--- flow/design.v ---
module mux2 #(parameter WIDTH = 8) (
        input  wire             sel,
        input  wire [WIDTH-1:0] a,
        input  wire [WIDTH-1:0] b, 
        output wire [WIDTH-1:0] y
    );
    assign y = (sel) ? b : a;
endmodule
module adder (
        input  wire [31:0] a,
        input  wire [31:0] b,
        output wire [31:0] y
    );
    assign y = a + b;
endmodule
module dreg # (parameter WIDTH = 32) (
        input  wire             clk,
        input  wire             rst,
        input  wire [WIDTH-1:0] d,
        output reg  [WIDTH-1:0] q
    );
    always @ (posedge clk, posedge rst) begin
        if (rst) q <= 0;
        else     q <= d;
    end
endmodule
module flopenr #(parameter WIDTH = 8)
    (
        input clk, reset, en,
        input [WIDTH-1:0] d,
        output reg [WIDTH-1:0] q
    );
    always @(posedge clk, posedge reset)
    begin
      if(reset) q<=0;
      else if(en) q<=d;
      else q<=q;
    end
endmodule
module signext (
        input  wire [15:0] a,
        output wire [31:0] y
    );
    assign y = {{16{a[15]}}, a};
endmodule
module regfile (
        input  wire        clk,
        input  wire        we,
        input  wire [4:0]  ra1,
        input  wire [4:0]  ra2,
        input  wire [4:0]  ra3,
        input  wire [4:0]  wa,
        input  wire [31:0] wd,
        output wire [31:0] rd1,
        output wire [31:0] rd2,
        output wire [31:0] rd3
    );
    reg [31:0] rf [0:31];
    always @ (posedge clk) begin
        if (we) rf[wa] <= wd;
    end
    assign rd1 = (ra1 == 0) ? 0 : rf[ra1];
    assign rd2 = (ra2 == 0) ? 0 : rf[ra2];
    assign rd3 = (ra3 == 0) ? 0 : rf[ra3];
endmodule
module alu (
        input  wire [2:0]  op,
        input  wire [31:0] a,
        input  wire [31:0] b,
        output wire        zero,
        output wire  [31:0] y,
        output wire  [31:0] y_hi
    );
    reg [63:0] y_total;
    assign {y_hi, y} = y_total;
    assign zero = (y == 0);
    always @ (op, a, b) begin
        case (op)
            3'b000: y_total = a & b;
            3'b001: y_total = a | b;
            3'b010: y_total = a + b;
            3'b011: y_total = a * b;  
            3'b100: y_total = b << a[4:0];  
            3'b101: y_total = b >> a[4:0];  
            3'b110: y_total = a - b;
            3'b111: y_total = (a < b) ? 1 : 0;
        endcase
    end
endmodule
module datapath (
        input  wire        clk,
        input  wire        rst,
        input  wire        jal,
        input  wire        branch,
        input  wire        jump,
        input  wire        reg_jump,
        input  wire        reg_dst,
        input  wire        we_reg,
        input  wire        alu_src,
        input  wire [1:0]  dm2reg,
        input  wire        we_hilo,
        input  wire        alu_out_sel,
        input  wire        hilo_sel,
        input  wire        shift_mux_sel,
        input  wire [2:0]  alu_ctrl,
        input  wire [4:0]  ra3,
        input  wire [31:0] instr,
        input  wire [31:0] rd_dm,
        output wire [31:0] pc_current,
        output wire [31:0] alu_mux_out,
        output wire [31:0] wd_dm,
        output wire [31:0] rd3,
        output wire [31:0] wd_rf,
        output wire [4:0] rf_wa
    );
    wire [4:0]  reg_addr;
    wire        pc_src;
    wire [31:0] pc_plus4;
    wire [31:0] pc_pre;
    wire [31:0] pc_next;
    wire [31:0] pc_rj_plus4;
    wire [31:0] sext_imm;
    wire [31:0] ba;
    wire [31:0] bta;
    wire [31:0] jta;
    wire [31:0] rd1_out;
    wire [31:0] alu_pa;
    wire [31:0] alu_pb;
    wire [31:0] alu_mem_out;
    wire        zero;
    wire [64-1:0] hilo_d, hilo_q;
    wire [32-1:0] hi_q, lo_q;
    wire [32-1:0] alu_out_hi;
    wire [32-1:0] hilo_mux_out;
    wire [32-1:0] alu_out;
    wire [4:0] shift_rd1_out;
    assign pc_src = branch & zero;
    assign ba = {sext_imm[29:0], 2'b00};
    assign jta = {pc_plus4[31:28], instr[25:0], 2'b00};
    dreg pc_reg (
            .clk            (clk),
            .rst            (rst),
            .d              (pc_next),
            .q              (pc_current)
        );
    adder pc_plus_4 (
            .a              (pc_current),
            .b              (32'd4),
            .y              (pc_plus4)
        );
    adder pc_plus_br (
            .a              (pc_plus4),
            .b              (ba),
            .y              (bta)
        );
    mux2 #(32) pc_reg_jmp_mux (
            .sel            (reg_jump),
            .a              (pc_plus4),
            .b              (rd1_out),
            .y              (pc_rj_plus4)
        );
    mux2 #(32) pc_src_mux (
            .sel            (pc_src),
            .a              (pc_rj_plus4),
            .b              (bta),
            .y              (pc_pre)
        );
    mux2 #(32) pc_jmp_mux (
            .sel            (jump),
            .a              (pc_pre),
            .b              (jta),
            .y              (pc_next)
        );
    mux2 #(5) rf_wa_mux (
            .sel            (reg_dst),
            .a              (instr[20:16]),
            .b              (instr[15:11]),
            .y              (reg_addr)
        );
    mux2 #(5) reg_addr_mux (
            .sel            (jal),
            .a              (reg_addr),
            .b              (5'h1F),
            .y              (rf_wa)
        );
    regfile rf (
            .clk            (clk),
            .we             (we_reg),
            .ra1            (instr[25:21]),
            .ra2            (instr[20:16]),
            .ra3            (ra3),
            .wa             (rf_wa),
            .wd             (wd_rf),
            .rd1            (rd1_out),
            .rd2            (wd_dm),
            .rd3            (rd3)
        );
    signext se (
            .a              (instr[15:0]),
            .y              (sext_imm)
        );
    mux2 #(32) alu_pb_mux (
            .sel            (alu_src),
            .a              (wd_dm),
            .b              (sext_imm),
            .y              (alu_pb)
        );
    assign alu_pa = {rd1_out[31:5], shift_rd1_out};
    mux2 #(5) shift_rd1_mux (
        .sel    (shift_mux_sel),
        .a      (rd1_out[4:0]),
        .b      (instr[10:6]),
        .y      (shift_rd1_out)
    );
    alu alu (
            .op             (alu_ctrl),
            .a              (alu_pa),
            .b              (alu_pb),
            .zero           (zero),
            .y              (alu_out),
            .y_hi           (alu_out_hi)
        );
    mux2 #(32) alu_mem_mux (
            .sel            (dm2reg),
            .a              (alu_mux_out),
            .b              (rd_dm),
            .y              (alu_mem_out)
        );
    mux2 #(32) rf_wd_mux (
            .sel            (jal),
            .a              (alu_mem_out),
            .b              (pc_plus4),
            .y              (wd_rf)
        );
    assign {hi_q, lo_q} = hilo_q;
    assign hilo_d = {alu_out_hi, alu_out};
    flopenr #(64) hilo_reg (
        .clk    (clk),
        .reset  (rst),
        .en     (we_hilo),
        .d      (hilo_d),
        .q      (hilo_q)
    );
    mux2 #(32) hilo_out_mux (
        .sel    (hilo_sel),
        .a      (lo_q),
        .b      (hi_q),
        .y    (hilo_mux_out)
    );
    mux2 #(32) alu_out_mux (
        .sel    (alu_out_sel),
        .a      (alu_out),
        .b      (hilo_mux_out),
        .y    (alu_mux_out)
    );
endmodule
module maindec (
        input  wire [5:0] opcode,
        output wire       jal,
        output wire       branch,
        output wire       jump,
        output wire       reg_dst,
        output wire       we_reg,
        output wire       alu_src,
        output wire       we_dm,
        output wire       dm2reg,
        output wire [1:0] alu_op
    );
    reg [9:0] ctrl;
    assign {jal, branch, jump, reg_dst, we_reg, alu_src, we_dm, dm2reg, alu_op} = ctrl;
    always @ (opcode) begin
        case (opcode)
            6'b00_0000: ctrl = 'b0_0_0_1_1_0_0_0_10;  
            6'b00_1000: ctrl = 'b0_0_0_0_1_1_0_0_00;  
            6'b00_0100: ctrl = 'b0_1_0_0_0_0_0_0_01;  
            6'b00_0010: ctrl = 'b0_0_1_0_0_0_0_0_00;  
            6'b00_0011: ctrl = 'b1_0_1_0_1_0_0_0_00;  
            6'b10_1011: ctrl = 'b0_0_0_0_0_1_1_0_00;  
            6'b10_0011: ctrl = 'b0_0_0_0_1_1_0_1_00;  
            default:    ctrl = 'bx_x_x_x_x_x_x_x_xx;
        endcase
    end
endmodule
module auxdec (
        input  wire [1:0] alu_op,
        input  wire [5:0] funct,
        output wire [2:0] alu_ctrl,
        output wire       hilo_sel,
        output wire       alu_out_sel,
        output wire       we_hilo,
        output wire       reg_jump,
        output wire       shift_mux_sel,
        output wire       we_reg_aux
    );
    reg [8:0] ctrl;
    assign {we_reg_aux, shift_mux_sel, reg_jump, we_hilo, alu_out_sel, hilo_sel, alu_ctrl} = ctrl;
    always @ (alu_op, funct) begin
        case (alu_op)
            2'b00: ctrl = 'b0_0_0_0_0_0_010;           
            2'b01: ctrl = 'b0_0_0_0_0_0_110;           
            default: case (funct)
                6'b10_0100: ctrl = 'b0_0_0_0_0_0_000;  
                6'b10_0101: ctrl = 'b0_0_0_0_0_0_001;  
                6'b10_0000: ctrl = 'b0_0_0_0_0_0_010;  
                6'b10_0010: ctrl = 'b0_0_0_0_0_0_110;  
                6'b10_1010: ctrl = 'b0_0_0_0_0_0_111;  
                6'b01_1001: ctrl = 'b1_0_0_1_0_0_011;  
                6'b01_0000: ctrl = 'b0_0_0_0_1_1_000;  
                6'b01_0010: ctrl = 'b0_0_0_0_1_0_000;  
                6'b00_1000: ctrl = 'b0_0_1_0_0_0_000;  
                6'b00_0000: ctrl = 'b0_1_0_0_0_0_100;  
                6'b00_0010: ctrl = 'b0_1_0_0_0_0_101;  
                default:    ctrl = 'bx_x_x_x_x_xxx;
            endcase
        endcase
    end
endmodule
module controlunit (
        input  wire [5:0]  opcode,
        input  wire [5:0]  funct,
        output wire        jal,
        output wire        branch,
        output wire        jump,
        output wire        reg_jump,
        output wire        reg_dst,
        output wire        we_reg,
        output wire        alu_src,
        output wire        we_dm,
        output wire        dm2reg,
        output wire        hilo_sel,
        output wire        alu_out_sel,
        output wire        we_hilo,
        output wire        shift_mux_sel,
        output wire [2:0]  alu_ctrl
    );
    wire [1:0] alu_op;
    wire we_reg_main, we_reg_aux;
    mux2 #(1) we_reg_mux (
            .sel            (we_reg_aux),
            .a              (we_reg_main),
            .b              (1'b0),
            .y              (we_reg)
        );
    maindec md (
        .opcode         (opcode),
        .jal            (jal),
        .branch         (branch),
        .jump           (jump),
        .reg_dst        (reg_dst),
        .we_reg         (we_reg_main),
        .alu_src        (alu_src),
        .we_dm          (we_dm),
        .dm2reg         (dm2reg),
        .alu_op         (alu_op)
    );
    auxdec ad (
        .alu_op         (alu_op),
        .funct          (funct),
        .alu_ctrl       (alu_ctrl),
        .hilo_sel       (hilo_sel),
        .alu_out_sel    (alu_out_sel),
        .we_hilo        (we_hilo),
        .reg_jump       (reg_jump),
        .shift_mux_sel  (shift_mux_sel),
        .we_reg_aux      (we_reg_aux)
    );
endmodule
module mips (
        input  wire        clk,
        input  wire        rst,
        input  wire [4:0]  ra3,
        input  wire [31:0] instr,
        input  wire [31:0] rd_dm,
        output wire        we_dm,
        output wire [31:0] pc_current,
        output wire [31:0] alu_out,
        output wire [31:0] wd_dm,
        output wire [31:0] rd3,
        output wire [31:0] wd_rf,
        output wire [4:0] rf_wa
    );
    wire       jal;
    wire       branch;
    wire       jump;
    wire       reg_jump;
    wire       reg_dst;
    wire       we_reg;
    wire       alu_src;
    wire       dm2reg;
    wire       we_hilo;
    wire       hilo_sel;
    wire       alu_out_sel;
    wire       shift_mux_sel;
    wire [2:0] alu_ctrl;
    datapath dp (
            .clk            (clk),
            .rst            (rst),
            .jal            (jal),
            .branch         (branch),
            .jump           (jump),
            .reg_jump       (reg_jump),
            .reg_dst        (reg_dst),
            .we_reg         (we_reg),
            .alu_src        (alu_src),
            .dm2reg         (dm2reg),
            .hilo_sel       (hilo_sel),
            .alu_out_sel    (alu_out_sel),
            .we_hilo        (we_hilo),
            .shift_mux_sel  (shift_mux_sel),
            .alu_ctrl       (alu_ctrl),
            .ra3            (ra3),
            .instr          (instr),
            .rd_dm          (rd_dm),
            .pc_current     (pc_current),
            .alu_mux_out    (alu_out),
            .wd_dm          (wd_dm),
            .rd3            (rd3),
            .wd_rf          (wd_rf),
            .rf_wa          (rf_wa)
        );
    controlunit cu (
            .opcode         (instr[31:26]),
            .funct          (instr[5:0]),
            .jal            (jal),
            .branch         (branch),
            .jump           (jump),
            .reg_jump       (reg_jump),
            .reg_dst        (reg_dst),
            .we_reg         (we_reg),
            .alu_src        (alu_src),
            .we_dm          (we_dm),
            .dm2reg         (dm2reg),
            .hilo_sel       (hilo_sel),
            .alu_out_sel    (alu_out_sel),
            .we_hilo        (we_hilo),
            .shift_mux_sel  (shift_mux_sel),
            .alu_ctrl       (alu_ctrl)
        );
endmodule
--- flow/run.sh ---
#!/bin/bash
# the make line also repeats each setting of config.mk as NAME=value (left out here)
make -C /OpenROAD-flow-scripts/flow DESIGN_CONFIG=/design/flow/config.mk WORK_HOME=/design/flow/orfs CLKGATE_MAP_FILE= finish
--- flow/config.mk ---
export PLATFORM = sky130hd
export DESIGN_NAME = mips
export DESIGN_NICKNAME = mips
export VERILOG_FILES = /design/flow/design.v
export SDC_FILE = /design/flow/constraint.sdc
export NUM_CORES = 4
export LEC_CHECK = 0
export CAP_MARGIN = 20
export CELL_PAD_IN_SITES_DETAIL_PLACEMENT = 2
export CELL_PAD_IN_SITES_GLOBAL_PLACEMENT = 3
export CORE_ASPECT_RATIO = 0.7
export CORE_MARGIN = 7
export CORE_UTILIZATION = 60
export CTS_CLUSTER_SIZE = 35
export GPL_ROUTABILITY_DRIVEN = 0
export GPL_TIMING_DRIVEN = 0
export HOLD_SLACK_MARGIN = 0.25
export MAX_ROUTING_LAYER = met4
export PLACE_DENSITY = 0.43
export SETUP_SLACK_MARGIN = -0.54
export SLEW_MARGIN = 25
export TNS_END_PERCENT = 5
--- flow/constraint.sdc ---
create_clock -name core_clock -period 11.8 [get_ports {clk}]
set_input_delay 2.3600 -clock core_clock [delete_from_list [all_inputs] [get_ports {clk}]]
set_output_delay 2.3600 -clock core_clock [all_outputs]
set_load 0.01 [all_outputs]
==> qor.yml, run 1 <==
synthesis:
  synthFlopType: "edfxtp_1"
  async_flop_share_pct: 8.57
  synth.cellmix.simpleShare_pct: 8.93
  synth_area_um2: 103000
  yosysWarnings: 8
  top_cells_by_area: "edfxtp_1 (30%), fa_1 (18%), mux4_2 (17%)"
  top_logic_kind: "adder cells"
  common_cells: "edfxtp_1 (1024), inv_1 (1024), nand2_1 (1012)"
  fp_nets: 10100
  synth.distinct_cells: 98
  ys_area_um2: 103000
  synth.avg_cell_area_um2: 11.8
  syn_inst: 8719
  edf_count: 1024
  synth_area_leader_cell: "edfxtp_1"
  top_cell_area_share_pct: 29.9
  ys_cells: 8719
  synth_flops: 1120
  ys_sh_mux_pct: 21.5
  xor_area_share_pct: 1.13
  yosys.area_share.aoi_pct: 7.56
  postSynthSeqShare_pct: 32.3
  ys_sh_adder_pct: 22.3
run_status:
  stop_error: "[ERROR GPL-0301] Utilization 110.140 % exceeds 100%."
  lastStage: "global placement without I/O (3_1_place_gp_skip_io)"
  outcome: "stopped before the end"
die:
  die_height_um: 360
  fp.dieW_um: 509
  core.rowCount: 126
  chipArea_um2: 183000
  core_area_um2: 169000
  floorplan.core_util_pct: 60.7
==> run 2, diff against run 1 <==
CELL_PAD_IN_SITES_DETAIL_PLACEMENT = unset   (was 2)
CELL_PAD_IN_SITES_GLOBAL_PLACEMENT = 0   (was 3)
CORE_ASPECT_RATIO = 1.12   (was 0.7)
CORE_MARGIN = 2   (was 7)
CORE_UTILIZATION = 72   (was 60)
CTS_CLUSTER_DIAMETER = 31   (was unset)
CTS_CLUSTER_SIZE = unset   (was 35)
GPL_ROUTABILITY_DRIVEN = unset   (was 0)
GPL_TIMING_DRIVEN = 1   (was 0)
HOLD_SLACK_MARGIN = unset   (was 0.25)
PLACE_DENSITY = unset   (was 0.43)
PLACE_DENSITY_LB_ADDON = 0.01   (was unset)
SETUP_SLACK_MARGIN = 2.62   (was -0.54)
clock period = 11.5 ns   (was 11.8 ns; I/O delays follow)
==> qor.yml, run 2 <==
run_status:
  outcome: "stopped before the end"
  lastStage: "global routing (5_1_grt)"
  stop_error: "[ERROR GRT-0116] Global routing finished with congestion. Check the congestion regions in the DRC Viewer."
synthesis:
  fp_nets: 10100
  top_cell_area_share_pct: 29.9
  async_flop_share_pct: 8.57
  top_logic_kind: "adder cells"
  synth.avg_cell_area_um2: 11.8
  synth_flops: 1120
  ys_cells: 8719
  ys_sh_mux_pct: 21.5
  ys_area_um2: 103000
  yosysWarnings: 8
  edf_count: 1024
  top_cells_by_area: "edfxtp_1 (30%), fa_1 (18%), mux4_2 (17%)"
  common_cells: "edfxtp_1 (1024), inv_1 (1024), nand2_1 (1012)"
  xor_area_share_pct: 1.13
  synth_area_um2: 103000
  postSynthSeqShare_pct: 32.3
  synth.distinct_cells: 98
  syn_inst: 8719
  synth_area_leader_cell: "edfxtp_1"
  yosys.area_share.aoi_pct: 7.56
  synth.cellmix.simpleShare_pct: 8.93
  ys_sh_adder_pct: 22.3
  synthFlopType: "edfxtp_1"
grt:
  grt.overflow.total: 11100
  grt_use_total_pct: 106
clock_network:
  numCtsBuffers: 202
  cts_max_path_buffers: 3
  clock-root-buffer: "clkbuf_16"
  htreeDepth: 4
  numClockSinks: 1120
placed_design:
  place_hpwl_mm: 369
  dp_slack_ps: -4060
  place_congestion: 1.37
  port_buffers: 236
die:
  fp.dieW_um: 361
  core_area_um2: 142000
  die_height_um: 404
  boundaryPins: 237
  floorplan.core_util_pct: 72.6
  core.rowCount: 146
  chipArea_um2: 146000
[run 2: routing by layer]
metal  global-route usage, %  overflow
met1                    99.5      1529
met2                     118      5861
met3                    98.9      1719
met5                       -         -
met4                     109      2005
[run 2: repair_timing]
item,4_1_cts
pin swaps,113
gates resized,515
endpoints found under the hold margin,0
setup buffers,108
hold buffers,0
setup endpoints to repair,1081
gates cloned,9
[run 2: through the flow]
stage | cells | area [um2]
after floorplan | 8719 | 104000
after global placement | 11800 | 119000
after detailed placement | 11800 | 119000
after CTS | 12300 | 129000
==> run 3, diff against run 2 <==
ABC_AREA = 1   (was unset)
CELL_PAD_IN_SITES_GLOBAL_PLACEMENT = unset   (was 0)
CORE_ASPECT_RATIO = unset   (was 1.12)
CORE_UTILIZATION = 43   (was 72)
CTS_CLUSTER_DIAMETER = unset   (was 31)
GPL_TIMING_DRIVEN = 0   (was 1)
HOLD_SLACK_MARGIN = 0.05   (was unset)
MAX_ROUTING_LAYER = unset   (was met4)
PLACE_DENSITY = 0.52   (was unset)
PLACE_DENSITY_LB_ADDON = unset   (was 0.01)
SETUP_SLACK_MARGIN = unset   (was 2.62)
SLEW_MARGIN = 20   (was 25)
TNS_END_PERCENT = unset   (was 5)
clock period = 11.0 ns   (was 11.5 ns; I/O delays follow)
==> qor.yml, run 3 <==
synthesis:
  ys_area_um2: 108000
  top_cell: "nand2_1"
  common_cells: "nand2_1 (2996), nor2_1 (1657), inv_1 (1453)"
  synth_flops: 1120
  synth_area_leader_cell: "edfxtp_1"
  yosysWarnings: 8
  synth.distinct_cells: 61
  postSynthSeqShare_pct: 30.7
  fp_nets: 15300
  top_cells_by_area: "edfxtp_1 (28%), fa_1 (17%), nand2_1 (10%)"
  ys_sh_mux_pct: 0.0185
  synth.cellmix.simpleShare_pct: 24.5
  synth_area_um2: 108000
  top_cell_area_share_pct: 28.5
  xor_area_share_pct: 0.576
  synth.avg_cell_area_um2: 7.73
  ys_sh_adder_pct: 21.2
  top_logic_kind: "simple AND/OR/NAND/NOR gates"
  yosys.area_share.aoi_pct: 13.8
  syn_inst: 14000
  ys_cells: 14000
  synthFlopType: "edfxtp_1"
  async_flop_share_pct: 8.57
  edf_count: 1024
placed_design:
  port_buffers: 225
  dp_slack_ps: -8030
  place_congestion: 1.35
  place_hpwl_mm: 677
  place_area_um2: 122000
die:
  core.rowCount: 184
  boundaryPins: 237
  chipArea_um2: 255000
  floorplan.core_util_pct: 43.1
  fp.dieW_um: 505
  core_area_um2: 250000
  die_height_um: 505
run_status:
  outcome: "stopped before the end"
  stop_error: "[ERROR GRT-0116] Global routing finished with congestion. Check the congestion regions in the DRC Viewer."
  lastStage: "global routing (5_1_grt)"
clock_network:
  cts_max_path_buffers: 3
  clock-root-buffer: "clkbuf_16"
  htreeDepth: 4
  numCtsBuffers: 130
  numClockSinks: 1120
grt:
  grt_use_total_pct: 85.3
  grt.overflow.total: 4314
==> run 3: per-layer routing <==
metal	GRT overflow	track usage (%)
met3	226	75.3
met2	2409	97.2
met1	281	85.2
met4	1353	84.1
met5	45	49.0
==> run 3: stage by stage <==
stage | cells
floorplan | 14000
global placement | 17600
detailed placement | 17700
CTS | 18400
==> run 3: what timing repair did <==
| action | CTS |
|---|---|
| hold buffers | 0 |
| resized | 1503 |
| gates cloned | 16 |
| pin swaps | 210 |
| setup endpoints to repair | 1043 |
| setup buffers | 378 |
==> run 4, diff against run 3 <==
ABC_AREA = unset   (was 1)
CAP_MARGIN = 10   (was 20)
CORE_UTILIZATION = 71   (was 43)
CTS_CLUSTER_DIAMETER = 358   (was unset)
CTS_CLUSTER_SIZE = 23   (was unset)
GPL_TIMING_DRIVEN = unset   (was 0)
HOLD_SLACK_MARGIN = unset   (was 0.05)
PLACE_DENSITY = 0.65   (was 0.52)
SETUP_SLACK_MARGIN = 1.95   (was unset)
clock period = 12.5 ns   (was 11.0 ns; I/O delays follow)
==> qor.yml, run 4 <==
grt:
  grt_use_total_pct: 98.4
  grt.overflow.total: 6227
die:
  chipArea_um2: 148000
  fp.dieW_um: 384
  boundaryPins: 237
  die_height_um: 384
  core.rowCount: 139
  core_area_um2: 144000
  floorplan.core_util_pct: 71.5
clock_network:
  cts_max_path_buffers: 3
  htreeDepth: 2
  numCtsBuffers: 54
  numClockSinks: 1120
  clock-root-buffer: "clkbuf_16"
run_status:
  stop_error: "[ERROR GRT-0116] Global routing finished with congestion. Check the congestion regions in the DRC Viewer."
  lastStage: "global routing (5_1_grt)"
  outcome: "stopped before the end"
placed_design:
  dp.cells: 11600
  place_congestion: 1.17
  place_hpwl_mm: 381
  port_buffers: 236
synthesis:
  ys_sh_adder_pct: 22.3
  async_flop_share_pct: 8.57
  top_logic_kind: "adder cells"
  synth.distinct_cells: 98
  synth.cellmix.simpleShare_pct: 8.93
  yosys.area_share.aoi_pct: 7.56
  yosysWarnings: 8
  ys_area_um2: 103000
  ys_sh_mux_pct: 21.5
  edf_count: 1024
  common_cells: "edfxtp_1 (1024), inv_1 (1024), nand2_1 (1012)"
  xor_area_share_pct: 1.13
  postSynthSeqShare_pct: 32.3
  synth_flops: 1120
  synth_area_um2: 103000
  synth.avg_cell_area_um2: 11.8
  ys_cells: 8719
  synthFlopType: "edfxtp_1"
  fp_nets: 10100
  top_cell_area_share_pct: 29.9
  syn_inst: 8719
  top_cells_by_area: "edfxtp_1 (30%), fa_1 (18%), mux4_2 (17%)"
  synth_area_leader_cell: "edfxtp_1"
[run 4: metrics by stage]
stage	cell area, um2	setup WS [ps]	TNS [ps]
floorplan	104000	-2000	-64560
global placement	118000	-3130	-402850
detailed placement	118000	-3490	-663080
CTS	123000	-2360	-90710
[run 4: per-layer routing]
| layer | track usage (%) | overflow |
|---|---|---|
| met1 | 95.0 | 810 |
| met4 | 101 | 1500 |
| met3 | 92.2 | 856 |
| met5 | 84.0 | 139 |
| met2 | 107 | 2922 |
[run 4: what timing repair did]
| action | 4_1_cts |
|---|---|
| cloned | 17 |
| pin swaps | 130 |
| setup endpoints to repair | 971 |
| gates resized | 758 |
| hold buffers | 0 |
| setup buffers | 104 |
==> run 5, diff against run 4 <==
CAP_MARGIN = 20   (was 10)
CELL_PAD_IN_SITES_GLOBAL_PLACEMENT = 0   (was unset)
CORE_ASPECT_RATIO = 1.12   (was unset)
CORE_UTILIZATION = 72   (was 71)
CTS_CLUSTER_DIAMETER = unset   (was 358)
CTS_CLUSTER_SIZE = unset   (was 23)
GPL_TIMING_DRIVEN = 1   (was unset)
MAX_ROUTING_LAYER = met4   (was unset)
PLACE_DENSITY = unset   (was 0.65)
PLACE_DENSITY_LB_ADDON = 0.0   (was unset)
SETUP_SLACK_MARGIN = 2.54   (was 1.95)
SLEW_MARGIN = 25   (was 20)
TNS_END_PERCENT = 5   (was unset)
clock period = 8.87 ns   (was 12.5 ns; I/O delays follow)
==> qor.yml, run 5 <==
run_status:
  outcome: "stopped before the end"
  lastStage: "global routing (5_1_grt)"
  stop_error: "[ERROR GRT-0116] Global routing finished with congestion. Check the congestion regions in the DRC Viewer."
synthesis:
  synth_area_um2: 103000
  yosys.area_share.aoi_pct: 7.56
  ys_cells: 8719
  edf_count: 1024
  syn_inst: 8719
  ys_sh_mux_pct: 21.5
  common_cells: "edfxtp_1 (1024), inv_1 (1024), nand2_1 (1012)"
  synth_area_leader_cell: "edfxtp_1"
  yosysWarnings: 8
  ys_area_um2: 103000
  synth.avg_cell_area_um2: 11.8
  top_cell_area_share_pct: 29.9
  postSynthSeqShare_pct: 32.3
  xor_area_share_pct: 1.13
  synth_flops: 1120
  top_cells_by_area: "edfxtp_1 (30%), fa_1 (18%), mux4_2 (17%)"
  ys_sh_adder_pct: 22.3
  top_logic_kind: "adder cells"
  async_flop_share_pct: 8.57
  synth.distinct_cells: 98
  fp_nets: 10100
  synthFlopType: "edfxtp_1"
  synth.cellmix.simpleShare_pct: 8.93
clock_network:
  numClockSinks: 1120
  cts_max_path_buffers: 3
  hold_buffers: 0
  htreeDepth: 3
  clock-root-buffer: "clkbuf_16"
  numCtsBuffers: 112
die:
  core.rowCount: 146
  core_area_um2: 142000
  die_height_um: 404
  floorplan.core_util_pct: 72.6
  fp.dieW_um: 361
  chipArea_um2: 146000
  boundaryPins: 237
grt:
  grt_use_total_pct: 108
  grt.overflow.total: 12700
placed_design:
  port_buffers: 236
  dp.cells: 12100
  place_hpwl_mm: 394
  place_congestion: 1.26
[run 5: through the flow]
step	utilization [%]	instance area (um2)	setup slack, ps
CTS	91.6	130000	-4380
detailed placement	85.8	122000	-5520
global placement	85.8	122000	-5080
floorplan	-	104000	-4180
[run 5: metal layers]
layer  global-route usage [%]  overflow
met2                      123      7237
met1                     99.3      1650
met5                        -         -
met4                      110      2183
met3                     97.8      1655
[run 5: what timing repair did]
action / in CTS
cloned: 16
setup buffers: 129
pin swaps: 166
gates resized: 817
setup endpoints to repair: 2027
==> run 6, diff against run 5 <==
CAP_MARGIN = 0   (was 20)
CELL_PAD_IN_SITES_GLOBAL_PLACEMENT = unset   (was 0)
CORE_ASPECT_RATIO = 0.5   (was 1.12)
CORE_UTILIZATION = 71   (was 72)
CTS_CLUSTER_DIAMETER = 248   (was unset)
CTS_CLUSTER_SIZE = 52   (was unset)
GPL_TIMING_DRIVEN = unset   (was 1)
MAX_ROUTING_LAYER = unset   (was met4)
PLACE_DENSITY = 0.41   (was unset)
PLACE_DENSITY_LB_ADDON = unset   (was 0.0)
SETUP_SLACK_MARGIN = unset   (was 2.54)
SLEW_MARGIN = 20   (was 25)
TNS_END_PERCENT = unset   (was 5)
clock period = 20.0 ns   (was 8.87 ns; I/O delays follow)
==> qor.yml, run 6 <==
run_status:
  outcome: "stopped before the end"
  lastStage: "detailed placement (3_5_place_dp)"
  stop_error: "[ERROR DPL-0033] detailed placement checks failed during check placement."
synthesis:
  top_cells_by_area: "edfxtp_1 (30%), fa_1 (18%), mux4_2 (17%)"
  fp_nets: 10100
  top_cell_area_share_pct: 29.9
  ys_area_um2: 103000
  synth_area_leader_cell: "edfxtp_1"
  ys_cells: 8719
  ys_sh_adder_pct: 22.3
  synth_flops: 1120
  synthFlopType: "edfxtp_1"
  yosysWarnings: 8
  synth.distinct_cells: 98
  edf_count: 1024
  common_cells: "edfxtp_1 (1024), inv_1 (1024), nand2_1 (1012)"
  yosys.area_share.aoi_pct: 7.56
  synth_area_um2: 103000
  synth.avg_cell_area_um2: 11.8
  async_flop_share_pct: 8.57
  postSynthSeqShare_pct: 32.3
  xor_area_share_pct: 1.13
  ys_sh_mux_pct: 21.5
  synth.cellmix.simpleShare_pct: 8.93
  top_logic_kind: "adder cells"
  syn_inst: 8719
die:
  chipArea_um2: 148000
  boundaryPins: 237
  floorplan.core_util_pct: 71.7
  core.rowCount: 98
  fp.dieW_um: 542
  die_height_um: 273
  core_area_um2: 143000
placed_design:
  port_buffers: 236
  place_congestion: 1.14
-- run 6: per-stage QoR --
step | hold WS (ps) | cells
after floorplan | 440 | 8719
after global placement | 454 | 10700
==> run 7, diff against run 6 <==
CAP_MARGIN = 20   (was 0)
CORE_ASPECT_RATIO = unset   (was 0.5)
CTS_CLUSTER_DIAMETER = unset   (was 248)
CTS_CLUSTER_SIZE = unset   (was 52)
PLACE_DENSITY = 0.6   (was 0.41)
SETUP_SLACK_MARGIN = 1.0   (was unset)
clock period = 8.5 ns   (was 20.0 ns; I/O delays follow)
==> qor.yml, run 7 <==
grt:
  grt_use_total_pct: 98.4
  grt.overflow.total: 5933
clock_network:
  cts_max_path_buffers: 3
  clock-root-buffer: "clkbuf_16"
  numClockSinks: 1120
  numCtsBuffers: 115
  htreeDepth: 3
synthesis:
  ys_cells: 8719
  async_flop_share_pct: 8.57
  fp_nets: 10100
  synthFlopType: "edfxtp_1"
  synth.distinct_cells: 98
  synth.avg_cell_area_um2: 11.8
  yosys.area_share.aoi_pct: 7.56
  common_cells: "edfxtp_1 (1024), inv_1 (1024), nand2_1 (1012)"
  synth_area_leader_cell: "edfxtp_1"
  yosysWarnings: 8
  top_cell_area_share_pct: 29.9
  synth_area_um2: 103000
  postSynthSeqShare_pct: 32.3
  synth.cellmix.simpleShare_pct: 8.93
  synth_flops: 1120
  ys_sh_mux_pct: 21.5
  xor_area_share_pct: 1.13
  top_logic_kind: "adder cells"
  ys_sh_adder_pct: 22.3
  top_cells_by_area: "edfxtp_1 (30%), fa_1 (18%), mux4_2 (17%)"
  ys_area_um2: 103000
  edf_count: 1024
  syn_inst: 8719
die:
  chipArea_um2: 148000
  die_height_um: 384
  core.rowCount: 139
  fp.dieW_um: 384
  core_area_um2: 144000
  boundaryPins: 237
  floorplan.core_util_pct: 71.5
placed_design:
  port_buffers: 236
  place_area_um2: 121000
  place_hpwl_mm: 361
  place_congestion: 1.23
  dp.cells: 12200
run_status:
  outcome: "stopped before the end"
  lastStage: "global routing (5_1_grt)"
  stop_error: "[ERROR GRT-0116] Global routing finished with congestion. Check the congestion regions in the DRC Viewer."
==> run 7: metrics by stage <==
| step | hold slack, ps | setup WS (ps) |
|---|---|---|
| 2_1_floorplan | 440 | -4400 |
| 4_1_cts | 481 | -4700 |
| 3_5_place_dp | 466 | -5580 |
| 3_3_place_gp | 454 | -5250 |
==> run 7: repair_timing <==
action	4_1_cts
buffers inserted	105
endpoints found under the setup margin	1175
hold buffers	0
cloned	7
gates resized	505
pin swaps	145
==> run 7: routing by layer <==
| layer | GRT usage, % | overflow |
|---|---|---|
| met1 | 94.0 | 575 |
| met2 | 108 | 3012 |
| met3 | 92.7 | 710 |
| met4 | 102 | 1558 |
| met5 | 80.6 | 78 |
==> run 8, diff against run 7 <==
CTS_CLUSTER_DIAMETER = 41   (was unset)
CTS_CLUSTER_SIZE = 40   (was unset)
SETUP_SLACK_MARGIN = 3.91   (was 1.0)
clock period = 14.9 ns   (was 8.5 ns; I/O delays follow)
==> qor.yml, run 8 <==
clock_network:
  htreeDepth: 4
  clock-root-buffer: "clkbuf_16"
  numClockSinks: 1120
  cts_max_path_buffers: 3
  numCtsBuffers: 155
synthesis:
  synthFlopType: "edfxtp_1"
  ys_sh_mux_pct: 21.5
  yosysWarnings: 8
  xor_area_share_pct: 1.13
  synth_area_um2: 103000
  synth.avg_cell_area_um2: 11.8
  top_cell_area_share_pct: 29.9
  synth_area_leader_cell: "edfxtp_1"
  ys_cells: 8719
  yosys.area_share.aoi_pct: 7.56
  top_logic_kind: "adder cells"
  common_cells: "edfxtp_1 (1024), inv_1 (1024), nand2_1 (1012)"
  postSynthSeqShare_pct: 32.3
  synth_flops: 1120
  top_cells_by_area: "edfxtp_1 (30%), fa_1 (18%), mux4_2 (17%)"
  synth.cellmix.simpleShare_pct: 8.93
  ys_area_um2: 103000
  syn_inst: 8719
  ys_sh_adder_pct: 22.3
  async_flop_share_pct: 8.57
  synth.distinct_cells: 98
  fp_nets: 10100
  edf_count: 1024
grt:
  grt_use_total_pct: 101
  grt.overflow.total: 7733
placed_design:
  dp.cells: 11300
  port_buffers: 236
  place_congestion: 1.21
  place_hpwl_mm: 378
die:
  floorplan.core_util_pct: 71.5
  boundaryPins: 237
  die_height_um: 384
  core_area_um2: 144000
  core.rowCount: 139
  fp.dieW_um: 384
  chipArea_um2: 148000
run_status:
  stop_error: "[ERROR GRT-0116] Global routing finished with congestion. Check the congestion regions in the DRC Viewer."
  lastStage: "global routing (5_1_grt)"
  outcome: "stopped before the end"
run 8: per-stage QoR:
| step | hold WS (ps) | setup slack, ps | utilization, % | TNS, ps | cell area (um2) |
|---|---|---|---|---|---|
| 4_1_cts | 480 | -985 | 87.7 | -15390 | 126000 |
| 3_5_place_dp | 468 | -1910 | 79.9 | -50880 | 115000 |
| 3_3_place_gp | 460 | -1700 | 79.9 | -38230 | 115000 |
| 2_1_floorplan | 440 | -564 | - | -2580 | 104000 |
run 8: what timing repair did:
action | in CTS
hold buffers | 0
gates resized | 735
setup endpoints to repair | 875
cloned | 13
buffers inserted | 338
pin swaps | 157
run 8: per-layer routing:
| metal | global-route usage [%] | GRT overflow |
|---|---|---|
| met1 | 97.5 | 1082 |
| met2 | 110 | 3636 |
| met5 | 87.3 | 169 |
| met4 | 105 | 1780 |
| met3 | 95.5 | 1066 |
==> run 9, diff against run 8 <==
CORE_UTILIZATION = 15   (was 71)
CTS_CLUSTER_DIAMETER = 168   (was 41)
CTS_CLUSTER_SIZE = unset   (was 40)
PLACE_DENSITY = 0.81   (was 0.6)
SETUP_SLACK_MARGIN = unset   (was 3.91)
SLEW_MARGIN = 25   (was 20)
TNS_END_PERCENT = 20   (was unset)
clock period = 12.1 ns   (was 14.9 ns; I/O delays follow)
==> qor.yml, run 9 <==
worst_setup_path:
  start_kind: "input pin"
  cp_common_cell: "fa_1"
  reg2reg_from: "dp.rf.rf[30][3]"
  reg2regPathDepth: 73
  critPathSlowestCell: "fa_1"
  crit_cells: 43
  end_kind: "output pin"
  cp-startpoint: "instr[17]"
  critPathArrivalTime_ps: 12430
  r2r_slack_ps: -1220
  critPathMaxFanout: 18
  crit_buf_inv: 13
  worstSetupPathType: "input pin to output pin"
  timing.rr.end: "dp.hilo_reg.q[28]"
  critical_path.top_delay_family: "adder cells"
  critPathMaxStageDelay_ps: 590
  setup.worst_path.end: "wd_rf[29]"
  cp.required_ps: 9680
cells_and_area:
  instances_no_fill: 19600
  fin_util_pct: 20.2
  synthToLayoutAreaGrowth_pct: 34.3
  nets: 11800
final_timing:
  finalCriticalPeriod_ps: 14850
  rsz0062_at_grt: "yes"
  setup_viol: 142
  finalHoldViolations: 0
  min_period_over_period_pct: 123
  drv_slew: 0
  worst_slew_pin_slew_ps: 1280
  max_freq_ghz: 0.0673
  timing.final.ws_setup_ps: -2750
  finClkSkew_ps: 89.4
  max_slew_margin_pct: 12.5
synthesis:
  synth_area_um2: 103000
  top_cell_area_share_pct: 29.9
  yosysWarnings: 8
  postSynthSeqShare_pct: 32.3
  synth.distinct_cells: 98
  synthFlopType: "edfxtp_1"
  common_cells: "edfxtp_1 (1024), inv_1 (1024), nand2_1 (1012)"
  xor_area_share_pct: 1.13
  yosys.area_share.aoi_pct: 7.56
  synth_area_leader_cell: "edfxtp_1"
  ys_sh_adder_pct: 22.3
  synth.avg_cell_area_um2: 11.8
  ys_area_um2: 103000
  top_cells_by_area: "edfxtp_1 (30%), fa_1 (18%), mux4_2 (17%)"
  ys_cells: 8719
  syn_inst: 8719
  fp_nets: 10100
  async_flop_share_pct: 8.57
  ys_sh_mux_pct: 21.5
  synth.cellmix.simpleShare_pct: 8.93
  edf_count: 1024
  top_logic_kind: "adder cells"
  synth_flops: 1120
clock_network:
  cts_max_path_buffers: 3
  numClockSinks: 1120
  cts.clk_slew.worst_paths_ps: 50
  cts_tree: "yes"
  htreeDepth: 3
  numCtsBuffers: 113
  worstSkewPairLatency_ps: 840
  hold_buffers: 0
  clock-root-buffer: "clkbuf_16"
drt:
  first_pass_iters: 6
  vias: 90900
  viasPerCell: 4.64
  ant_nets: 0
  first_iter_violations: 14800
  drc: 0
  wl_mm: 532
  wire_per_inst_um: 27.2
job:
  drv_cap: 0
  log.warning_count: 94
placed_design:
  place_hpwl_mm: 399
  port_buffers: 236
  place_congestion: 1.04
  dp.cells: 19100
worst_hold_path:
  hp-start: "dp.hilo_reg.q[18]"
  hold_class: "register to register"
  hold_depth: 2
  hold_end: "dp.hilo_reg.q[18]"
grt:
  grt_use_total_pct: 14.6
  grt_max_degree: 100
  antenna_found_initial: 61
  grt_pass1_vias: 91800
  grt.overflow.total: 0
  grt_pass1_wl_mm: 719
die:
  floorplan.core_util_pct: 15.0
  core.rowCount: 304
  die_height_um: 832
  boundaryPins: 237
  chipArea_um2: 692000
  core_area_um2: 684000
  fp.dieW_um: 832
run_status:
  so.violations: "setup timing"
  outcome: "complete, but fails checks"
run 9: per-stage QoR:
| stage | TNS [ps] | worst slack, ps | hold WS [ps] | area (um2) |
|---|---|---|---|---|
| 3_5_place_dp | -803070 | -3660 | 463 | 130000 |
| 2_1_floorplan | -96930 | -2240 | 440 | 104000 |
| 6_report | -189100 | -2750 | 471 | 138000 |
| 4_1_cts | -173700 | -2530 | 476 | 136000 |
| 3_3_place_gp | -808380 | -3660 | 457 | 129000 |
| 5_1_grt | -210360 | -2860 | 497 | 138000 |
run 9: final cells by class:
class	count	area (um2)
diodes	55	138
clock buffers	129	2910
clock inverters	83	1060
fillers	72900	546000
inverters	1053	4000
multi-input cells	5949	65800
flip-flops and latches	1120	33200
well taps	9027	11300
repair buffers	2158	19600
run 9: routing by layer:
metal / global-route usage, % / vias up / share of wire, %
met5: 0.248 / - / 0.11
li1: - / 34700 / -
met2: 21.9 / 8607 / 42
met4: 10.5 / 47 / 9.5
met1: 16.1 / 44900 / 31
met3: 7.10 / 2631 / 17
run 9: repair_timing:
| action | in CTS | in global routing |
|---|---|---|
| endpoints found under the setup margin | 433 | 301 |
| cloned | 7 | 6 |
| gates resized | 395 | 229 |
| pin swaps | 107 | 71 |
| buffers inserted | 158 | 46 |
| hold endpoints to repair | 0 | 0 |
==> run 10, diff against run 9 <==
CAP_MARGIN = 10   (was 20)
CELL_PAD_IN_SITES_DETAIL_PLACEMENT = 1   (was unset)
CELL_PAD_IN_SITES_GLOBAL_PLACEMENT = 3   (was unset)
CORE_ASPECT_RATIO = 0.7   (was unset)
CORE_MARGIN = 7   (was 2)
CORE_UTILIZATION = 60   (was 15)
CTS_CLUSTER_DIAMETER = 321   (was 168)
CTS_CLUSTER_SIZE = 35   (was unset)
GPL_ROUTABILITY_DRIVEN = 0   (was unset)
GPL_TIMING_DRIVEN = 0   (was unset)
MAX_ROUTING_LAYER = met5   (was unset)
PLACE_DENSITY = 0.43   (was 0.81)
SETUP_SLACK_MARGIN = -0.54   (was unset)
TNS_END_PERCENT = 5   (was 20)
clock period = 11.8 ns   (was 12.1 ns; I/O delays follow)
==> qor.yml, run 10 <==
synthesis:
  synth.cellmix.simpleShare_pct: 8.93
  synth_flops: 1120
  yosysWarnings: 8
  synth.distinct_cells: 98
  fp_nets: 10100
  synthFlopType: "edfxtp_1"
  ys_sh_adder_pct: 22.3
  ys_cells: 8719
  common_cells: "edfxtp_1 (1024), inv_1 (1024), nand2_1 (1012)"
  top_cell_area_share_pct: 29.9
  xor_area_share_pct: 1.13
  ys_area_um2: 103000
  postSynthSeqShare_pct: 32.3
  ys_sh_mux_pct: 21.5
  synth_area_leader_cell: "edfxtp_1"
  synth_area_um2: 103000
  top_logic_kind: "adder cells"
  yosys.area_share.aoi_pct: 7.56
  edf_count: 1024
  async_flop_share_pct: 8.57
  synth.avg_cell_area_um2: 11.8
  syn_inst: 8719
  top_cells_by_area: "edfxtp_1 (30%), fa_1 (18%), mux4_2 (17%)"
run_status:
  stop_error: "[ERROR GPL-0301] Utilization 110.140 % exceeds 100%."
  lastStage: "global placement without I/O (3_1_place_gp_skip_io)"
  outcome: "stopped before the end"
die:
  floorplan.core_util_pct: 60.7
  chipArea_um2: 183000
  die_height_um: 360
  fp.dieW_um: 509
  core_area_um2: 169000
  core.rowCount: 126
==> run 11, diff against run 10 <==
CAP_MARGIN = 20   (was 10)
CELL_PAD_IN_SITES_DETAIL_PLACEMENT = unset   (was 1)
CORE_ASPECT_RATIO = 1.82   (was 0.7)
CTS_CLUSTER_DIAMETER = unset   (was 321)
CTS_CLUSTER_SIZE = unset   (was 35)
GPL_ROUTABILITY_DRIVEN = unset   (was 0)
HOLD_SLACK_MARGIN = 0.03   (was unset)
MAX_ROUTING_LAYER = met4   (was met5)
PLACE_DENSITY = unset   (was 0.43)
PLACE_DENSITY_LB_ADDON = 0.21   (was unset)
clock period = 15.2 ns   (was 11.8 ns; I/O delays follow)
==> qor.yml, run 11 <==
run_status:
  outcome: "stopped before the end"
  lastStage: "global placement without I/O (3_1_place_gp_skip_io)"
  stop_error: "[ERROR FLW-0024] Place density exceeds 1.0 (current PLACE_DENSITY_LB_ADDON =  0.21). Please check if the value of  PLACE_DENSITY_LB_ADDON is between 0 and 0.99."
synthesis:
  edf_count: 1024
  fp_nets: 10100
  synth_area_leader_cell: "edfxtp_1"
  top_cell_area_share_pct: 29.9
  syn_inst: 8719
  synth.avg_cell_area_um2: 11.8
  xor_area_share_pct: 1.13
  common_cells: "edfxtp_1 (1024), inv_1 (1024), nand2_1 (1012)"
  postSynthSeqShare_pct: 32.3
  yosysWarnings: 8
  synthFlopType: "edfxtp_1"
  top_logic_kind: "adder cells"
  async_flop_share_pct: 8.57
  synth.cellmix.simpleShare_pct: 8.93
  ys_cells: 8719
  ys_sh_mux_pct: 21.5
  yosys.area_share.aoi_pct: 7.56
  synth.distinct_cells: 98
  synth_area_um2: 103000
  ys_area_um2: 103000
  synth_flops: 1120
  top_cells_by_area: "edfxtp_1 (30%), fa_1 (18%), mux4_2 (17%)"
  ys_sh_adder_pct: 22.3
die:
  core_area_um2: 170000
  floorplan.core_util_pct: 60.4
  fp.dieW_um: 321
  chipArea_um2: 184000
  core.rowCount: 204
  die_height_um: 572
==> run 12, diff against run 11 <==
CELL_PAD_IN_SITES_GLOBAL_PLACEMENT = unset   (was 3)
CORE_ASPECT_RATIO = unset   (was 1.82)
CORE_MARGIN = 2   (was 7)
CORE_UTILIZATION = 72   (was 60)
GPL_TIMING_DRIVEN = unset   (was 0)
HOLD_SLACK_MARGIN = unset   (was 0.03)
MAX_ROUTING_LAYER = unset   (was met4)
PLACE_DENSITY = 0.66   (was unset)
PLACE_DENSITY_LB_ADDON = unset   (was 0.21)
SETUP_SLACK_MARGIN = unset   (was -0.54)
SLEW_MARGIN = 20   (was 25)
TNS_END_PERCENT = unset   (was 5)
clock period = 14.9 ns   (was 15.2 ns; I/O delays follow)
==> qor.yml, run 12 <==
run_status:
  outcome: "stopped before the end"
  lastStage: "clock tree synthesis (4_1_cts)"
  stop_error: "[ERROR DPL-0033] detailed placement checks failed during check placement."
synthesis:
  synth.avg_cell_area_um2: 11.8
  common_cells: "edfxtp_1 (1024), inv_1 (1024), nand2_1 (1012)"
  top_cell_area_share_pct: 29.9
  xor_area_share_pct: 1.13
  syn_inst: 8719
  synth_area_um2: 103000
  synth_area_leader_cell: "edfxtp_1"
  synthFlopType: "edfxtp_1"
  top_logic_kind: "adder cells"
  postSynthSeqShare_pct: 32.3
  synth_flops: 1120
  fp_nets: 10100
  ys_sh_adder_pct: 22.3
  ys_sh_mux_pct: 21.5
  synth.cellmix.simpleShare_pct: 8.93
  ys_cells: 8719
  edf_count: 1024
  top_cells_by_area: "edfxtp_1 (30%), fa_1 (18%), mux4_2 (17%)"
  synth.distinct_cells: 98
  yosys.area_share.aoi_pct: 7.56
  ys_area_um2: 103000
  yosysWarnings: 8
  async_flop_share_pct: 8.57
placed_design:
  port_buffers: 236
  place_hpwl_mm: 376
  dp.cells: 11300
  place_congestion: 1.21
die:
  floorplan.core_util_pct: 72.6
  chipArea_um2: 146000
  boundaryPins: 237
  core_area_um2: 142000
  die_height_um: 382
  fp.dieW_um: 382
  core.rowCount: 138
-- run 12: per-stage QoR --
step | worst slack (ps) | instance area (um2) | util, %
global placement | -1730 | 115000 | 81.0
floorplan | -565 | 104000 | -
detailed placement | -2090 | 115000 | 81.0
==> run 13, diff against run 12 <==
CELL_PAD_IN_SITES_GLOBAL_PLACEMENT = 1   (was unset)
CORE_ASPECT_RATIO = 1.12   (was unset)
CORE_UTILIZATION = 65   (was 72)
GPL_TIMING_DRIVEN = 1   (was unset)
MAX_ROUTING_LAYER = met4   (was unset)
PLACE_DENSITY = unset   (was 0.66)
SETUP_SLACK_MARGIN = -1.05   (was unset)
SLEW_MARGIN = 25   (was 20)
TNS_END_PERCENT = 5   (was unset)
clock period = 15.2 ns   (was 14.9 ns; I/O delays follow)
==> qor.yml, run 13 <==
synthesis:
  syn_inst: 8719
  yosys.area_share.aoi_pct: 7.56
  synth.distinct_cells: 98
  postSynthSeqShare_pct: 32.3
  top_cell_area_share_pct: 29.9
  synth.avg_cell_area_um2: 11.8
  common_cells: "edfxtp_1 (1024), inv_1 (1024), nand2_1 (1012)"
  fp_nets: 10100
  yosysWarnings: 8
  ys_sh_mux_pct: 21.5
  async_flop_share_pct: 8.57
  synth_area_leader_cell: "edfxtp_1"
  synth_area_um2: 103000
  top_cells_by_area: "edfxtp_1 (30%), fa_1 (18%), mux4_2 (17%)"
  synth.cellmix.simpleShare_pct: 8.93
  edf_count: 1024
  ys_sh_adder_pct: 22.3
  ys_cells: 8719
  ys_area_um2: 103000
  synth_flops: 1120
  top_logic_kind: "adder cells"
  xor_area_share_pct: 1.13
  synthFlopType: "edfxtp_1"
placed_design:
  port_buffers: 236
  place_hpwl_mm: 322
  place_congestion: 1.19
  place_area_um2: 115000
clock_network:
  clock-root-buffer: "clkbuf_16"
  numClockSinks: 1120
  htreeDepth: 3
  numCtsBuffers: 113
  hold_buffers: 0
  cts_max_path_buffers: 3
die:
  floorplan.core_util_pct: 65.3
  boundaryPins: 237
  core.rowCount: 154
  core_area_um2: 157000
  die_height_um: 425
  fp.dieW_um: 380
  chipArea_um2: 161000
run_status:
  outcome: "stopped before the end"
  lastStage: "global routing (5_1_grt)"
[run 13: through the flow]
step	std cells	setup slack, ps
3_3_place_gp	11500	-1730
2_1_floorplan	8719	-1440
4_1_cts	11700	-1180
3_5_place_dp	11500	-1800
[run 13: timing repair]
item | CTS
gates resized | 75
setup endpoints to repair | 28
gates cloned | 12
pin swaps | 4
setup buffers | 3
hold endpoints to repair | 0
==> run 14, diff against run 13 <==
ABC_AREA = 1   (was unset)
CELL_PAD_IN_SITES_GLOBAL_PLACEMENT = unset   (was 1)
CORE_ASPECT_RATIO = unset   (was 1.12)
CORE_UTILIZATION = 72   (was 65)
CTS_CLUSTER_DIAMETER = 366   (was unset)
CTS_CLUSTER_SIZE = 10   (was unset)
GPL_TIMING_DRIVEN = unset   (was 1)
MAX_ROUTING_LAYER = unset   (was met4)
PLACE_DENSITY_LB_ADDON = 0.0   (was unset)
SETUP_SLACK_MARGIN = 1.32   (was -1.05)
SLEW_MARGIN = 20   (was 25)
TNS_END_PERCENT = unset   (was 5)
clock period = 4.48 ns   (was 15.2 ns; I/O delays follow)
==> qor.yml, run 14 <==
die:
  core.rowCount: 142
  chipArea_um2: 153000
  fp.dieW_um: 391
  boundaryPins: 237
  floorplan.core_util_pct: 72.3
  core_area_um2: 149000
  die_height_um: 391
synthesis:
  synth_area_um2: 108000
  syn_inst: 14000
  top_cell_area_share_pct: 28.5
  yosysWarnings: 8
  postSynthSeqShare_pct: 30.7
  common_cells: "nand2_1 (2996), nor2_1 (1657), inv_1 (1453)"
  top_logic_kind: "simple AND/OR/NAND/NOR gates"
  yosys.area_share.aoi_pct: 13.8
  top_cell: "nand2_1"
  synth_area_leader_cell: "edfxtp_1"
  synth.avg_cell_area_um2: 7.73
  synth.cellmix.simpleShare_pct: 24.5
  async_flop_share_pct: 8.57
  synth_flops: 1120
  ys_sh_adder_pct: 21.2
  ys_area_um2: 108000
  top_cells_by_area: "edfxtp_1 (28%), fa_1 (17%), nand2_1 (10%)"
  ys_sh_mux_pct: 0.0185
  synthFlopType: "edfxtp_1"
  edf_count: 1024
  ys_cells: 14000
  fp_nets: 15300
  xor_area_share_pct: 0.576
  synth.distinct_cells: 61
run_status:
  lastStage: "global routing (5_1_grt)"
  outcome: "stopped before the end"
  stop_error: "[ERROR GRT-0116] Global routing finished with congestion. Check the congestion regions in the DRC Viewer."
placed_design:
  place_congestion: 1.33
  port_buffers: 236
  place_hpwl_mm: 404
  place_area_um2: 133000
  dp.cells: 17800
clock_network:
  hold_buffers: 0
  htreeDepth: 3
  numClockSinks: 1120
  clock-root-buffer: "clkbuf_16"
  cts_max_path_buffers: 3
  numCtsBuffers: 121
grt:
  grt.overflow.total: 3360
  grt_use_total_pct: 95.4
-- run 14: what timing repair did --
item	CTS
pin swaps	97
gates resized	479
hold endpoints to repair	0
setup endpoints to repair	2276
buffers inserted	98
gates cloned	36
-- run 14: stage by stage --
| step | setup WS, ps | hold slack (ps) | util [%] |
|---|---|---|---|
| floorplan | -5240 | 444 | - |
| global placement | -7060 | 459 | 88.7 |
| detailed placement | -7460 | 461 | 88.7 |
| CTS | -6520 | 482 | 93.3 |
-- run 14: per-layer routing --
metal / overflow / global-route usage [%]
met1: 294 / 92.9
met2: 1724 / 103
met3: 337 / 90.6
met4: 949 / 96.9
met5: 56 / 79.5
==> run 15, diff against run 14 <==
ABC_AREA = unset   (was 1)
CAP_MARGIN = 10   (was 20)
CELL_PAD_IN_SITES_GLOBAL_PLACEMENT = 0   (was unset)
CORE_ASPECT_RATIO = 1.12   (was unset)
CTS_CLUSTER_DIAMETER = unset   (was 366)
CTS_CLUSTER_SIZE = unset   (was 10)
GPL_TIMING_DRIVEN = 1   (was unset)
MAX_ROUTING_LAYER = met4   (was unset)
PLACE_DENSITY_LB_ADDON = 0.21   (was 0.0)
SETUP_SLACK_MARGIN = -0.52   (was 1.32)
SLEW_MARGIN = 25   (was 20)
TNS_END_PERCENT = 5   (was unset)
clock period = 8.7 ns   (was 4.48 ns; I/O delays follow)
==> qor.yml, run 15 <==
placed_design:
  place_area_um2: 122000
  place_hpwl_mm: 376
  place_congestion: 1.31
  port_buffers: 236
  dp.cells: 12100
synthesis:
  ys_area_um2: 103000
  synth.avg_cell_area_um2: 11.8
  ys_cells: 8719
  synth_area_leader_cell: "edfxtp_1"
  edf_count: 1024
  ys_sh_adder_pct: 22.3
  synth.cellmix.simpleShare_pct: 8.93
  synthFlopType: "edfxtp_1"
  yosysWarnings: 8
  async_flop_share_pct: 8.57
  top_cells_by_area: "edfxtp_1 (30%), fa_1 (18%), mux4_2 (17%)"
  synth_flops: 1120
  common_cells: "edfxtp_1 (1024), inv_1 (1024), nand2_1 (1012)"
  synth.distinct_cells: 98
  xor_area_share_pct: 1.13
  syn_inst: 8719
  top_logic_kind: "adder cells"
  yosys.area_share.aoi_pct: 7.56
  top_cell_area_share_pct: 29.9
  synth_area_um2: 103000
  fp_nets: 10100
  postSynthSeqShare_pct: 32.3
  ys_sh_mux_pct: 21.5
run_status:
  outcome: "stopped before the end"
  lastStage: "clock tree synthesis (4_1_cts)"
  stop_error: "[ERROR DPL-0033] detailed placement checks failed during check placement."
die:
  floorplan.core_util_pct: 72.6
  chipArea_um2: 146000
  core_area_um2: 142000
  fp.dieW_um: 361
  core.rowCount: 146
  die_height_um: 404
  boundaryPins: 237
[run 15: through the flow]
step	TNS, ps	setup slack (ps)
detailed placement	-3173770	-5410
floorplan	-2408010	-4280
global placement	-2890600	-5010
==> run 16, diff against run 15 <==
CAP_MARGIN = 20   (was 10)
CELL_PAD_IN_SITES_GLOBAL_PLACEMENT = unset   (was 0)
CORE_ASPECT_RATIO = unset   (was 1.12)
CORE_UTILIZATION = 65   (was 72)
CTS_CLUSTER_DIAMETER = 29   (was unset)
CTS_CLUSTER_SIZE = 57   (was unset)
GPL_TIMING_DRIVEN = unset   (was 1)
MAX_ROUTING_LAYER = unset   (was met4)
PLACE_DENSITY = 0.6   (was unset)
PLACE_DENSITY_LB_ADDON = unset   (was 0.21)
SETUP_SLACK_MARGIN = 3.91   (was -0.52)
SLEW_MARGIN = 20   (was 25)
TNS_END_PERCENT = unset   (was 5)
clock period = 14.9 ns   (was 8.7 ns; I/O delays follow)
==> qor.yml, run 16 <==
synthesis:
  synth.cellmix.simpleShare_pct: 8.93
  fp_nets: 10100
  xor_area_share_pct: 1.13
  ys_area_um2: 103000
  yosys.area_share.aoi_pct: 7.56
  yosysWarnings: 8
  top_logic_kind: "adder cells"
  syn_inst: 8719
  synth.distinct_cells: 98
  common_cells: "edfxtp_1 (1024), inv_1 (1024), nand2_1 (1012)"
  synth_flops: 1120
  edf_count: 1024
  ys_sh_adder_pct: 22.3
  synth_area_um2: 103000
  synthFlopType: "edfxtp_1"
  top_cells_by_area: "edfxtp_1 (30%), fa_1 (18%), mux4_2 (17%)"
  top_cell_area_share_pct: 29.9
  ys_cells: 8719
  synth_area_leader_cell: "edfxtp_1"
  ys_sh_mux_pct: 21.5
  postSynthSeqShare_pct: 32.3
  async_flop_share_pct: 8.57
  synth.avg_cell_area_um2: 11.8
clock_network:
  cts_max_path_buffers: 3
  numCtsBuffers: 234
  numClockSinks: 1120
  clock-root-buffer: "clkbuf_16"
  hold_buffers: 0
  htreeDepth: 4
run_status:
  lastStage: "global routing (5_1_grt)"
  stop_error: "[ERROR GRT-0116] Global routing finished with congestion. Check the congestion regions in the DRC Viewer."
  outcome: "stopped before the end"
grt:
  grt_use_total_pct: 96.8
  grt.overflow.total: 5078
die:
  core.rowCount: 145
  fp.dieW_um: 402
  chipArea_um2: 161000
  core_area_um2: 157000
  die_height_um: 402
  floorplan.core_util_pct: 65.6
  boundaryPins: 237
placed_design:
  port_buffers: 236
  place_area_um2: 115000
  place_hpwl_mm: 372
  place_congestion: 1.12
  dp.cells: 11500
  dp_slack_ps: -1930
run 16: stage by stage:
step           util [%]  TNS [ps]  hold slack (ps)
2_1_floorplan         -     -2580              440
3_3_place_gp       73.6    -47850              460
3_5_place_dp       73.6    -59380              467
4_1_cts            82.5    -14880              478
run 16: what timing repair did:
action / CTS
pin swaps: 222
cloned: 26
endpoints found under the setup margin: 909
resized: 854
setup buffers: 205
run 16: metal layers:
metal  GRT overflow  GRT usage (%)
met1            786           94.6
met5             86           78.8
met3            790           91.1
met4           1221           98.8
met2           2195            104
==> run 17, diff against run 16 <==
CORE_UTILIZATION = 9   (was 65)
CTS_CLUSTER_DIAMETER = unset   (was 29)
CTS_CLUSTER_SIZE = unset   (was 57)
SETUP_SLACK_MARGIN = 1.0   (was 3.91)
clock period = 23.6 ns   (was 14.9 ns; I/O delays follow)
==> qor.yml, run 17 <==
worst_hold_path:
  hp-start: "dp.hilo_reg.q[10]"
  hold_class: "register to register"
  hold_end: "dp.hilo_reg.q[10]"
  hold_depth: 2
grt:
  grt_pass1_wl_mm: 715
  grt.overflow.total: 0
  grt_busiest_layer: "met2"
  grt_util_met2_pct: 14.5
  grt_use_total_pct: 8.91
  grt_pass1_vias: 83100
  grt_use_met1_pct: 9.76
  grtUsageMet3_pct: 2.52
  grt_max_degree: 110
  antenna_found_initial: 80
synthesis:
  top_logic_kind: "adder cells"
  xor_area_share_pct: 1.13
  yosys.area_share.aoi_pct: 7.56
  synth.avg_cell_area_um2: 11.8
  synthFlopType: "edfxtp_1"
  synth_flops: 1120
  ys_sh_adder_pct: 22.3
  ys_area_um2: 103000
  top_cell_area_share_pct: 29.9
  synth.distinct_cells: 98
  async_flop_share_pct: 8.57
  edf_count: 1024
  fp_nets: 10100
  top_cells_by_area: "edfxtp_1 (30%), fa_1 (18%), mux4_2 (17%)"
  ys_sh_mux_pct: 21.5
  synth_area_leader_cell: "edfxtp_1"
  synth_area_um2: 103000
  syn_inst: 8719
  yosysWarnings: 8
  common_cells: "edfxtp_1 (1024), inv_1 (1024), nand2_1 (1012)"
  ys_cells: 8719
  synth.cellmix.simpleShare_pct: 8.93
  postSynthSeqShare_pct: 32.3
final_timing:
  tns_ps: 0
  timing.final.ws_setup_ps: 1190
  hold_ws_ps: 477
  finalHoldViolations: 0
  setup_viol: 0
  finClkSkew_ps: 51.5
  min_period_over_period_pct: 95.0
  worst_slew_pin_slew_ps: 1220
  drv_slew: 0
  finalCriticalPeriod_ps: 22410
  max_slew_margin_pct: 18.5
  max_freq_ghz: 0.0446
  rsz0062_at_grt: "no"
run_status:
  outcome: "finished clean"
drt:
  viasPerCell: 3.36
  first_iter_violations: 11100
  first_pass_iters: 7
  wire_per_inst_um: 21.9
  wl_mm: 531
  ant_nets: 0
  vias: 81500
  drc: 0
die:
  floorplan.core_util_pct: 9.02
  chipArea_um2: 1150000
  core_area_um2: 1140000
  boundaryPins: 237
  core.rowCount: 392
  fp.dieW_mm: 1.07
  die_height_mm: 1.07
cells_and_area:
  nets: 10200
  instances_no_fill: 24200
  design_area_um2: 130000
  synthToLayoutAreaGrowth_pct: 26.7
  fin_util_pct: 11.4
clock_network:
  htreeDepth: 4
  worstSkewPairLatency_ps: 830
  hold_buffers: 0
  clock-root-buffer: "clkbuf_16"
  numClockSinks: 1120
  cts_setup_buffers: 0
  cts_max_path_buffers: 3
  numCtsBuffers: 135
  cts_tree: "yes"
  cts.clk_slew.worst_paths_ps: 50
worst_setup_path:
  crit_buf_inv: 11
  reg2regPathDepth: 37
  start_kind: "input pin"
  end_kind: "output pin"
  critPathArrivalTime_ps: 17690
  setup.worst_path.end: "wd_rf[20]"
  cp.required_ps: 18880
  critPathMaxStageDelay_ps: 710
  critical_path.top_delay_family: "adder cells"
  critPathSlowestCell: "clkdlybuf4s50_1"
  reg2reg_from: "dp.rf.rf[7][8]"
  timing.rr.end: "dp.pc_reg.q[19]"
  r2r_slack_ps: 10040
  critPathMaxFanout: 60
  worstSetupPathType: "input pin to output pin"
  crit_cells: 39
  cp-startpoint: "instr[17]"
  cp_common_cell: "fa_1"
placed_design:
  dp.cells: 23900
  place_hpwl_mm: 394
  place_congestion: 0.986
  place_area_um2: 125000
  dp_slack_ps: 1320
  port_buffers: 236
job:
  drv_cap: 0
  log.warning_count: 97
run 17: layer usage:
| metal | part of all wire [%] | vias to the layer above |
|---|---|---|
| li1 | - | 31600 |
| met3 | 11 | 1626 |
| met1 | 33 | 42100 |
| met4 | 9.3 | 24 |
| met2 | 46 | 6106 |
| met5 | 0.028 | - |
run 17: repair_timing:
action,CTS,global route
endpoints found under the hold margin,0,0
endpoints found under the setup margin,0,3
resized,0,2
run 17: layout make-up:
type	count	area [um2]
Timing Repair Buffer	604	5340
Inverter	1053	3960
Multi-Input combinational cell	5949	64100
Sequential cell	1120	33200
Clock buffer	163	3550
Antenna cell	98	245
Fill cell	129000	1010000
Clock inverter	79	788
Tap cell	15200	19000
